// SVD
module SVD (
    clk,
    rst,
    we,
    oe,
    data_i,
    element_sel,
    ready,
    data_o_UV,
    data_o_S
);
For scale: ~7800 cells after synthesis, roughly 53000 sq um of cells after synthesis.
Settings: LEC_CHECK=0, ABC_AREA=1, CAP_MARGIN=0, CORE_ASPECT_RATIO=0.97, CORE_MARGIN=2, CORE_UTILIZATION=43, CTS_CLUSTER_DIAMETER=248, GPL_ROUTABILITY_DRIVEN=0, HOLD_SLACK_MARGIN=0.26, MAX_ROUTING_LAYER=met4, SLEW_MARGIN=20, TNS_END_PERCENT=95; clock period 11.6 ns.
run.sh (not shown) runs the stock make flow with config.mk's settings and CLKGATE_MAP_FILE=.
The starting point completed with no timing, DRC or antenna violations.
Edit:
ABC_AREA = not set   (was 1)
CAP_MARGIN = 20   (was 0)
CORE_ASPECT_RATIO = not set   (was 0.97)
CORE_UTILIZATION = 72   (was 43)
CTS_CLUSTER_DIAMETER = not set   (was 248)
GPL_ROUTABILITY_DRIVEN = not set   (was 0)
HOLD_SLACK_MARGIN = not set   (was 0.26)
MAX_ROUTING_LAYER = not set   (was met4)
PLACE_DENSITY_LB_ADDON = 0.0   (was not set)
TNS_END_PERCENT = not set   (was 95)
clock period = 5.79 ns   (was 11.6 ns; I/O delays follow)
=> Now the flow finished but fails on setup timing. Cell area rose by 1.9%. Worst setup slack degrades by 3500 ps.
Edit:
CTS_CLUSTER_SIZE = 50   (was not set)
SETUP_SLACK_MARGIN = 0.35   (was not set)
TNS_END_PERCENT = 55   (was not set)
Outcome:
- The changed run finished but fails on setup timing
- die area does not change
- setup slack got worse by 26 ps
- clock-buffer cell count grows by 13
- via count went up by 1.8%
- global-route usage went up by 0.28 points
Edit:
ABC_AREA = 1   (was not set)
CTS_CLUSTER_SIZE = not set   (was 50)
MAX_ROUTING_LAYER = met4   (was not set)
PLACE_DENSITY_LB_ADDON = 0.2   (was 0.0)
SETUP_SLACK_MARGIN = 1.79   (was 0.35)
TNS_END_PERCENT = not set   (was 55)
clock period = 6.05 ns   (was 5.79 ns; I/O delays follow)
Effect:
- The changed run ended with an error in 5_1_grt with GRT-0232
- die size increases by 2.3%
- area after synthesis rose by 2.3%
- synthesized cell count went up by 30%

* * *

## v24
Starting RTL as in the previous note.
Design SVD, start of the top module:
module SVD (
    clk,
    rst,
    we,
    oe,
    data_i,
    element_sel,
    ready,
    data_o_UV,
    data_o_S
);
input                clk;
input                rst;
input                we;
input                oe;
input         [1:0]  element_sel;
input         [4:0]  data_i;
output reg           ready;
output        [7:0]  data_o_UV;
output        [6:0]  data_o_S;
parameter STAND_BY   = 3'd0;
parameter DATA_IN    = 3'd1;
parameter CACULATION = 3'd2;
parameter READY      = 3'd3;
parameter DATA_OUT   = 3'd4;
parameter INPUT_0    = 2'd0;
parameter INPUT_1    = 2'd1;
parameter INPUT_2    = 2'd2;
parameter INPUT_3    = 2'd3;
parameter OUTPUT_0   = 2'd0;
parameter OUTPUT_1   = 2'd1;
parameter OUTPUT_2   = 2'd2;
parameter OUTPUT_3   = 2'd3;
wire                 next_start;
wire                 next_output_bit_sel;
wire                 finish;
wire                 ready_next;
reg           [2:0]  state;
reg           [2:0]  next_state;
reg                  start;
reg                  output_bit_sel;
reg           [2:0]  element_cnt;
reg           [2:0]  next_element_cnt;
reg    signed [9:0]  a0_i;
reg    signed [9:0]  a1_i;
reg    signed [9:0]  a2_i;
reg    signed [9:0]  a3_i;
reg    signed [9:0]  next_a0_i;
reg    signed [9:0]  next_a1_i;
reg    signed [9:0]  next_a2_i;
reg    signed [9:0]  next_a3_i;
reg           [7:0]  data_o_UV_r;
reg           [6:0]  data_o_S_r;
wire   signed [13:0] S0, S1, S2, S3;         
wire   signed [7:0]  U0, U1, U2, U3;
wire   signed [7:0]  V0, V1, V2, V3;
reg    signed [10:0] U[0:1][0:1],            
                     U_next[0:1][0:1],
                     V[0:1][0:1],
                     V_next[0:1][0:1];
reg    signed [17:0] S[0:1][0:1],            
                     S_next[0:1][0:1];
  ...
==> flow/config.mk <==
export PLATFORM = sky130hd
export DESIGN_NAME = SVD
export DESIGN_NICKNAME = SVD
export VERILOG_FILES = /design/flow/design.v
export SDC_FILE = /design/flow/constraint.sdc
export NUM_CORES = 4
export LEC_CHECK = 0
export ABC_AREA = 1
export CAP_MARGIN = 5
export CORE_ASPECT_RATIO = 0.87
export CORE_MARGIN = 2
export CORE_UTILIZATION = 40
export CTS_CLUSTER_DIAMETER = 164
export CTS_CLUSTER_SIZE = 31
export GPL_ROUTABILITY_DRIVEN = 0
export MIN_ROUTING_LAYER = met2
export SETUP_SLACK_MARGIN = -0.28
export SLEW_MARGIN = 30
==> flow/constraint.sdc <==
create_clock -name core_clock -period 8.0 [get_ports {clk}]
set_input_delay 1.6000 -clock core_clock [delete_from_list [all_inputs] [get_ports {clk}]]
set_output_delay 1.6000 -clock core_clock [all_outputs]
set_load 0.01 [all_outputs]
v24 never completed; the flow aborted with a tool error in global routing.
What v33 does differently from v24 at the input level:
==> flow/config.mk <==
export PLATFORM = sky130hd
export DESIGN_NAME = SVD
export DESIGN_NICKNAME = SVD
export VERILOG_FILES = /design/flow/design.v
export SDC_FILE = /design/flow/constraint.sdc
export NUM_CORES = 4
export LEC_CHECK = 0
export CAP_MARGIN = 20
export CORE_MARGIN = 2
export CORE_UTILIZATION = 49
export SLEW_MARGIN = 20
==> flow/constraint.sdc <==
create_clock -name core_clock -period 7.48 [get_ports {clk}]
set_input_delay 1.4960 -clock core_clock [delete_from_list [all_inputs] [get_ports {clk}]]
set_output_delay 1.4960 -clock core_clock [all_outputs]
set_load 0.01 [all_outputs]
==> results <==
No stage failed in v33, and the final checks on the layout all came back clean.
Diff v24 and v33: horizontal extent of the die lower in v33
v33 vs. v24: number of instances in the synthesized netlist now sits lower; core utilization at floorplan now sits higher.
Per the comparison of v33 with v24, synthesized cell area lower; number of instances in the placed design lower; area fraction in mux cells higher; height of the die lower; area figure in the yosys stat output lower.
In v33, XOR/XNOR share of the synthesized area is higher than in v24.
The inputs of v1 differ from those of v33 as listed below.
diff --git a/flow/config.mk b/flow/config.mk
--- a/flow/config.mk
+++ b/flow/config.mk
@@ -10 +10,3 @@
-export CORE_UTILIZATION = 49
+export CORE_UTILIZATION = 72
+export PLACE_DENSITY = 0.67
+export SETUP_SLACK_MARGIN = -0.3
==> flow/constraint.sdc <==
create_clock -name core_clock -period 5.46 [get_ports {clk}]
set_input_delay 1.0920 -clock core_clock [delete_from_list [all_inputs] [get_ports {clk}]]
set_output_delay 1.0920 -clock core_clock [all_outputs]
set_load 0.01 [all_outputs]
Results
What the final checks of v1 revealed, after a flow that finished every stage, was a layout that fails on negative setup slack.
When the final numbers for v33 and v1 were put side by side, the setup slack turned out to be greater in v33.
[compare] base=v33 new=v1: sequential share of layout area went down by 0.79 points, final core utilization saw an increase.
> inputs changed (v1 -> v54)
diff --git a/flow/config.mk b/flow/config.mk
--- a/flow/config.mk
+++ b/flow/config.mk
@@ -10,3 +10 @@
-export CORE_UTILIZATION = 72
-export PLACE_DENSITY = 0.67
-export SETUP_SLACK_MARGIN = -0.3
+export CORE_UTILIZATION = 68
==> flow/constraint.sdc <==
create_clock -name core_clock -period 12.6 [get_ports {clk}]
set_input_delay 2.5200 -clock core_clock [delete_from_list [all_inputs] [get_ports {clk}]]
set_output_delay 2.5200 -clock core_clock [all_outputs]
set_load 0.01 [all_outputs]
==> comparison <==
Having completed the whole flow, v54 delivered a layout that passed the timing, design-rule and antenna checks. Between v1 and v54, the flow reports final area decreasing by a little under 10%. v1 → v54: total inserted antenna cells went down, signed area change from the synthesized netlist to the final layout went down, height of the die went up, cell count went down. The run with more setup slack is v54; v1 has less.
